== north ==
// cordic_pipeline_rtl
module cordic_pipeline_rtl( clock, reset, ce, angle_in, sin_out, cos_out, valid_out );
Size in the first run: about 3000 cells after synthesis, roughly 40 I/O pins, roughly 35000 µm² of cells after synthesis.
make LEC_CHECK=0 CAP_MARGIN=15 CELL_PAD_IN_SITES_DETAIL_PLACEMENT=1 CORE_ASPECT_RATIO=1.03 CORE_MARGIN=2 CORE_UTILIZATION=68 CTS_CLUSTER_DIAMETER=189 GPL_ROUTABILITY_DRIVEN=0 GPL_TIMING_DRIVEN=0 SLEW_MARGIN=20 finish   # period 4.5 ns
run.sh (not shown) runs the stock make flow with config.mk's settings and CLKGATE_MAP_FILE=.
The log for north ends in clock tree synthesis with error DPL-0033, so the run never completed.
Input-level comparison between east and north:
-- flow/config.mk --
<<< north, line 8
export CAP_MARGIN = 15
>>> east, line 8
export ABC_AREA = 1
export CAP_MARGIN = 30
<<< north, line 10
export CORE_ASPECT_RATIO = 1.03
export CORE_MARGIN = 2
export CORE_UTILIZATION = 68
export CTS_CLUSTER_DIAMETER = 189
export GPL_ROUTABILITY_DRIVEN = 0
export GPL_TIMING_DRIVEN = 0
>>> east, line 11
export CELL_PAD_IN_SITES_GLOBAL_PLACEMENT = 1
export CORE_ASPECT_RATIO = 0.72
export CORE_MARGIN = 6
export CORE_UTILIZATION = 40
export CTS_CLUSTER_DIAMETER = 304
export GPL_TIMING_DRIVEN = 1
export PLACE_DENSITY_LB_ADDON = 0.1
<<< north, line 17
>>> east, line 19
export TNS_END_PERCENT = 15
--- outcome ---
east completed; timing, DRC and antenna clean. In east, the share of the core filled by cells before placement came out 28 points below the value in north. east vs north — die width climbed by more than half. Compared with north, in east chip area in the Yosys report moved up; mapped cell area moved up; synthesized-area fraction occupied by adder cells moved down. Summary: with north as the reference, total die area in east moved up by more than half. From north to east the numbers moved as follows: total instance count after detailed placement rose by 874, mean instance size in the synthesized netlist shrank by 1.3 µm², row count went up.

========
cordic_pipeline_rtl again, from the RTL that the note above started with.
make LEC_CHECK=0 ABC_AREA=1 CAP_MARGIN=40 CELL_PAD_IN_SITES_GLOBAL_PLACEMENT=2 CORE_MARGIN=3 CORE_UTILIZATION=19 CTS_CLUSTER_DIAMETER=378 GPL_TIMING_DRIVEN=0 HOLD_SLACK_MARGIN=-0.02 MIN_ROUTING_LAYER=met2 SLEW_MARGIN=15 TNS_END_PERCENT=20 finish   # period 3.41 ns
The starting point produced a layout that fails on setup timing.
Next try:
- CELL_PAD_IN_SITES_GLOBAL_PLACEMENT: 2 -> 1
- CORE_MARGIN: 3 -> 6
- HOLD_SLACK_MARGIN: -0.02 -> not set
- PLACE_DENSITY_LB_ADDON: not set -> 0.02
- SLEW_MARGIN: 15 -> 40
- clock period: 3.41 -> 2.46 ns (I/O delays scaled with it)
What happened:
- The changed run completed and failed the layout checks on setup timing
- design area rises by 12%
- routed wire length rises by 36%
- worst hold slack degrades by 0.21 ns
- cell count rises by 3.5%
- via count rises by 6.2%

========
Starting RTL as in the previous note.
clock: 3.13 ns
lec_check: 0
cap_margin: 20
core_margin: 2
core_utilization: 66
setup_slack_margin: 0.79
slew_margin: 20
The baseline finished but fails on negative setup slack.
Rerun with:
--- a/flow/config.mk
+++ b/flow/config.mk
@@ -9,4 +9,5 @@
 export CORE_MARGIN = 2
-export CORE_UTILIZATION = 66
-export SETUP_SLACK_MARGIN = 0.79
+export CORE_UTILIZATION = 68
+export CTS_CLUSTER_SIZE = 24
+export SETUP_SLACK_MARGIN = 0.32
 export SLEW_MARGIN = 20
==> flow/constraint.sdc (replaced) <==
create_clock -name core_clock -period 2.04 [get_ports {clock}]
set_input_delay 0.4080 -clock core_clock [delete_from_list [all_inputs] [get_ports {clock}]]
set_output_delay 0.4080 -clock core_clock [all_outputs]
set_load 0.01 [all_outputs]
What happened: The new run did not get past global routing on DPL-0038. Synthesized area is unchanged. Synthesized cell count stays the same. Die size decreases by a few percent.
Rerun with:
--- a/flow/config.mk
+++ b/flow/config.mk
@@ -9,4 +9,4 @@
 export CORE_MARGIN = 2
-export CORE_UTILIZATION = 68
-export CTS_CLUSTER_SIZE = 24
+export CORE_UTILIZATION = 70
+export CTS_CLUSTER_SIZE = 15
 export SETUP_SLACK_MARGIN = 0.32
What happened: This time the run failed in clock tree synthesis; die area drops by a few percent; area after synthesis does not change; synthesized cell count is unchanged.
Rerun with:
--- a/flow/config.mk
+++ b/flow/config.mk
@@ -10,4 +10,4 @@
 export CORE_UTILIZATION = 70
-export CTS_CLUSTER_SIZE = 15
-export SETUP_SLACK_MARGIN = 0.32
+export PLACE_DENSITY = 0.64
+export SETUP_SLACK_MARGIN = 1.13
 export SLEW_MARGIN = 20
==> flow/constraint.sdc (replaced) <==
create_clock -name core_clock -period 4.5 [get_ports {clock}]
set_input_delay 0.9000 -clock core_clock [delete_from_list [all_inputs] [get_ports {clock}]]
set_output_delay 0.9000 -clock core_clock [all_outputs]
set_load 0.01 [all_outputs]
After rerunning: With this change the flow completed with no timing, DRC or antenna violations; area after synthesis does not change; die size stays the same; synthesized cell count is unchanged.

========
Setup of job 5642:
Starting RTL as in the previous note.
Settings: LEC_CHECK=0, ABC_AREA=1, CAP_MARGIN=20, CORE_MARGIN=2, CORE_UTILIZATION=72, PLACE_DENSITY_LB_ADDON=0.24, SETUP_SLACK_MARGIN=0.85, SLEW_MARGIN=20; clock period 3.31 ns.
Job 5642 | ERROR | global routing
Changes in job 8950 relative to job 5642:
- SETUP_SLACK_MARGIN: 0.85 -> -0.24
- ABC_AREA: 1 -> unset
- PLACE_DENSITY_LB_ADDON: 0.24 -> unset
- the clock period (ns, I/O delays scaled along): 3.31 -> 4.12
[summary]
In job 8950 the implementation completed, yet the final layout does not meet the checks, the culprit being setup timing.
Cmp job 5642 and job 8950 / synthesized instance count / lower: job 8950
Of job 8950 and job 5642, it is job 8950 that has the lower area fraction in and, or, nand and nor cells.
Async set-or-reset flop fraction in the synthesized netlist: job 8950 vs job 5642 identical
## Diff of input files: job 3750 against job 8950
- changing CORE_UTILIZATION from 72 to 65
- setting ABC_AREA to 1 for the first time
- removing SETUP_SLACK_MARGIN (formerly -0.24)
- setting PLACE_DENSITY to 0.36 for the first time
- changing the clock period (ns, I/O delays scaled along) from 4.12 to 2.63
Notes after the runs:
- Status: job 3750 FAILED at global routing (tool error)
- Compared with job 8950, job 3750 shows yosys-reported design area after synthesis that has gone up slightly.
- Final RePlAce weighted congestion (job 3750 vs. job 8950) increases by a few percent
- Compared with job 8950, area after synthesis in job 3750 increased slightly.
- Going from job 8950 to job 3750, the and-or/or-and share of the synthesized area was found to have gone down by 3.0 points.
- Compared with job 8950, number of cell instances after yosys synthesis in job 3750 increased by more than 10%.
- Number of enable-type register cells in the synthesized netlist: job 8950 vs job 3750 identical
- Average size of a mapped cell on job 3750 is down relative to job 8950.
- Job 8950 has lower chip height than job 3750.
- Against job 8950, die size in job 3750 came out worse.
- Job 3750 vs job 8950, die span in x went up by about 6%.
- Instance tally after logic synthesis: job 3750 vs job 8950 up 392
### job 3750 -> job 5038
- a change of PLACE_DENSITY from 0.36 to 0.64
- an added SETUP_SLACK_MARGIN of -0.22
- a change of CORE_UTILIZATION from 65 to 70
- a change of the clock period (ns, I/O delays scaled along) from 2.63 to 3.73
==> results <==
The flow ran to completion for all of job 3750 and job 5038 but job 3750, which stopped partway.
Completing all stages was not enough for job 5038: its layout failed the final checks because of setup timing.
Job 3750 failed in global routing with GRT-0232.
Diff job 3750..job 5038 | clock sink count | unchanged
Reported for job 3750 and job 5038, post-synthesis share of cell area spent on full adders, half adders and majority gates turned out identical to the last digit.
Job 5038 against job 3750: number of buffers inserted during clock tree synthesis held steady; complex-gate fraction of the synthesized area held steady; cell resize tally after clock tree synthesis shrank by 428; core utilization before placement grew by 5.1 points; die span in x shrank by about 3.6%.
Job 5038 against job 3750: die size moved down, overall die height moved down, count of buffers inserted at the top-level ports level.
## Diff of input files: job 5076 against job 5038
- CORE_UTILIZATION now 40, was 70
- PLACE_DENSITY no longer set, was 0.64
- ABC_AREA no longer set, was 1
- SETUP_SLACK_MARGIN no longer set, was -0.22
- the clock period (ns, I/O delays scaled along) now 4.5, was 3.73
==> comparison <==
Job 5038 and job 5076: one clean run, job 5076; the rest did not finish clean. No crash in job 5038: every stage finished, but the layout fails its final checks due to setup timing. Diff job 5038 -> job 5076 | first-pass GRT wire length | down by more than 10%. [compare] base=job 5038 new=job 5076: global placer's final weighted congestion dropped 13%; post-layout worst setup margin climbed 0.45 ns; well-tap cell count climbed about 70%.
Changes in job 5041 relative to job 5076:
- setting PLACE_DENSITY_LB_ADDON to 0.06 for the first time
- setting CELL_PAD_IN_SITES_DETAIL_PLACEMENT to 1 for the first time
- setting ABC_AREA to 1 for the first time
- changing CORE_MARGIN from 2 to 4
- changing CAP_MARGIN from 20 to 30
- setting CORE_ASPECT_RATIO to 0.72 for the first time
- setting GPL_TIMING_DRIVEN to 1 for the first time
- setting TNS_END_PERCENT to 15 for the first time
- setting CTS_CLUSTER_DIAMETER to 304 for the first time
==> comparison <==
Taking job 5041 as 1.0, job 5076 lands at 0.74 on final wirelength.
The origin of the worst setup path comes out cordic_step_7.t_angle_out[1]$_DFFE_PP_ in one run and cordic_step_5.angle_out[5]$_DFFE_PP_ in the other, namely in job 5076 and job 5041 respectively.
In the flow results for job 5076 and job 5041, the chip area estimate from yosys synthesis is larger on job 5041.
In the final reports, the cell area of job 5041 is larger than that of job 5076.
Lower detail-routed via count per cell was reported by job 5076, not job 5041.
Going from job 5076 to job 5041, final worst setup slack grows by 0.028 ns.

========
Setup of build 64:
cordic_pipeline_rtl again, from the RTL that the note above started with.
export LEC_CHECK = 0
export CAP_MARGIN = 15
export CELL_PAD_IN_SITES_DETAIL_PLACEMENT = 1
export CORE_ASPECT_RATIO = 1.03
export CORE_MARGIN = 2
export CORE_UTILIZATION = 40
export CTS_CLUSTER_DIAMETER = 189
export SLEW_MARGIN = 20
create_clock -name core_clock -period 4.5 [get_ports {clock}]
Here is what was changed in the inputs of build 25 compared with build 64.
- CORE_ASPECT_RATIO removed (was 1.03)
- CELL_PAD_IN_SITES_DETAIL_PLACEMENT removed (was 1)
- CTS_CLUSTER_DIAMETER changed from 189 to 34
- CORE_UTILIZATION changed from 40 to 72
- CAP_MARGIN changed from 15 to 20
- the clock period (ns, I/O delays scaled along) changed from 4.5 to 3.09
==> comparison <==
As the logs show, build 25 stopped at clock tree synthesis (4_1_cts) after a tool error, so it never reached the end of the flow.
As far as multiplexer area fraction after synthesis goes, build 25 and build 64 are indistinguishable; the numbers are identical.
Comparing build 25 against build 64, there is no change at all in number of cells in Yosys stat.
Compared build 25 vs build 64, and placed cell count is up in build 25.
Die boundary width: build 25 vs build 64 down 71 microns
Synthesized cell count: build 64 vs build 25, no meaningful difference
The HPWL reported at the end of detailed placement in build 25 was higher than what build 64 gave.
In the flow results for build 25 and build 64, the die boundary height is larger on build 64.
The die of build 25 is smaller than the one used in build 64.
> inputs changed (build 25 -> build 92)
- CTS_CLUSTER_DIAMETER removed (was 34)
- CORE_UTILIZATION changed from 72 to 63
- the clock period (ns, I/O delays scaled along) changed from 3.09 to 2.04
[summary]
Build 92: flow complete, layout not clean; failing: setup timing. As far as area of the synthesized netlist per yosys stat goes, build 25 and build 92 are indistinguishable; the numbers are identical. Build 25 -> build 92: post-synth net total delta 0, exact match. The placeable core area number comes out higher for build 92 vs build 25. For HPWL after detailed placement, build 25 and build 92 come out practically identical. The lower horizontal die dimension came out of build 25. Cell area reported after detailed placement of build 92 exceeds that of build 25 by a few percent. Final RePlAce weighted congestion essentially unchanged between build 92 and build 25. The die size in build 92 is 1.14 times that in build 25. Compared with build 25, build 92 shows row count that has gone up by a few percent. In build 92 the die height turned out 6.8% higher than in build 25.
> inputs changed (build 92 -> build 49)
- a change of CORE_UTILIZATION from 63 to 72
- an added MAX_ROUTING_LAYER of met4
- an added CTS_CLUSTER_DIAMETER of 34
- an added ABC_AREA of 1
- a change of the clock period (ns, I/O delays scaled along) from 2.04 to 2.55
==> comparison <==
Build 49 vs build 92: area enclosed by the die boundary down by more than 10%
Sort build 49 and build 92 by placement-stage cell area asc -> top: build 49
Changes observed in build 49 relative to build 92: area fraction in compound gates dropped 3.0 points, area after synthesis has increased.
Between build 92 and build 49, the flow reports distinct cell type count of the synthesized netlist decreasing by more than half.
Compared with build 92, build 49 shows placeable core region that has gone down by more than 10%.
Run status, build 49: aborted in clock tree synthesis (4_1_cts), error DPL-0038
On XOR/XNOR share of the synthesized area, build 49 and build 92 are basically level.
Relative to build 49, the following input files were edited for build 31:
- a deleted CTS_CLUSTER_DIAMETER that had been 34
- an added PLACE_DENSITY_LB_ADDON of 0.28
- a deleted MAX_ROUTING_LAYER that had been met4
- an added SETUP_SLACK_MARGIN of -0.24
- a change of the clock period (ns, I/O delays scaled along) from 2.55 to 3.64
Results
The remaining runs in build 49 and build 31 completed every stage, whereas build 49 halted early.
The flow for build 31 finished, though final verification flagged setup timing.
Build 49 | ERROR | clock tree synthesis (4_1_cts)
Synthesized cell area came out exactly the same in build 49 and build 31.
Taking build 49 as the reference, in build 31 vertical die dimension held; starting density of the core held; pre-CTS setup slack went up 1050 ps.
Looking at cell count after placement across build 49 and build 31, the one that comes out higher is build 49.
Re post-synthesis instance total: no difference whatsoever between build 31 and build 49.
Build 31 vs build 49 — area after detailed placement dropped by more than 10%
Weighted congestion at the end of routability-driven global placement for build 31: about 4% down relative to build 49
Compared with build 49, build 31 shows a lower HPWL reported at the end of detailed placement.
Diff build 31..build 49 | area of the die | unchanged
Edits applied to the flow inputs when going from build 31 to build 14:
- CTS_CLUSTER_DIAMETER newly set to 395
- PLACE_DENSITY newly set to 0.35
- PLACE_DENSITY_LB_ADDON removed (was 0.28)
- ABC_AREA removed (was 1)
- the clock period (ns, I/O delays scaled along) changed from 3.64 to 3.52
==> comparison <==
- Build 14 finished all stages; layout check result: FAIL, due to setup timing.
- [build 14] delay contributed by the slowest stage of the critical path rose 440 ps relative to build 31
- Combinational gate area (build 31 / build 14): 0.916
- Compared with build 31, build 14 shows first-pass GRT wire length higher by 16000 microns.
- Build 14 ended up with cordic_step_6.angle_out[11] as its timing endpoint of the critical path; build 31 ended up with cordic_step_10.sin_out[11].
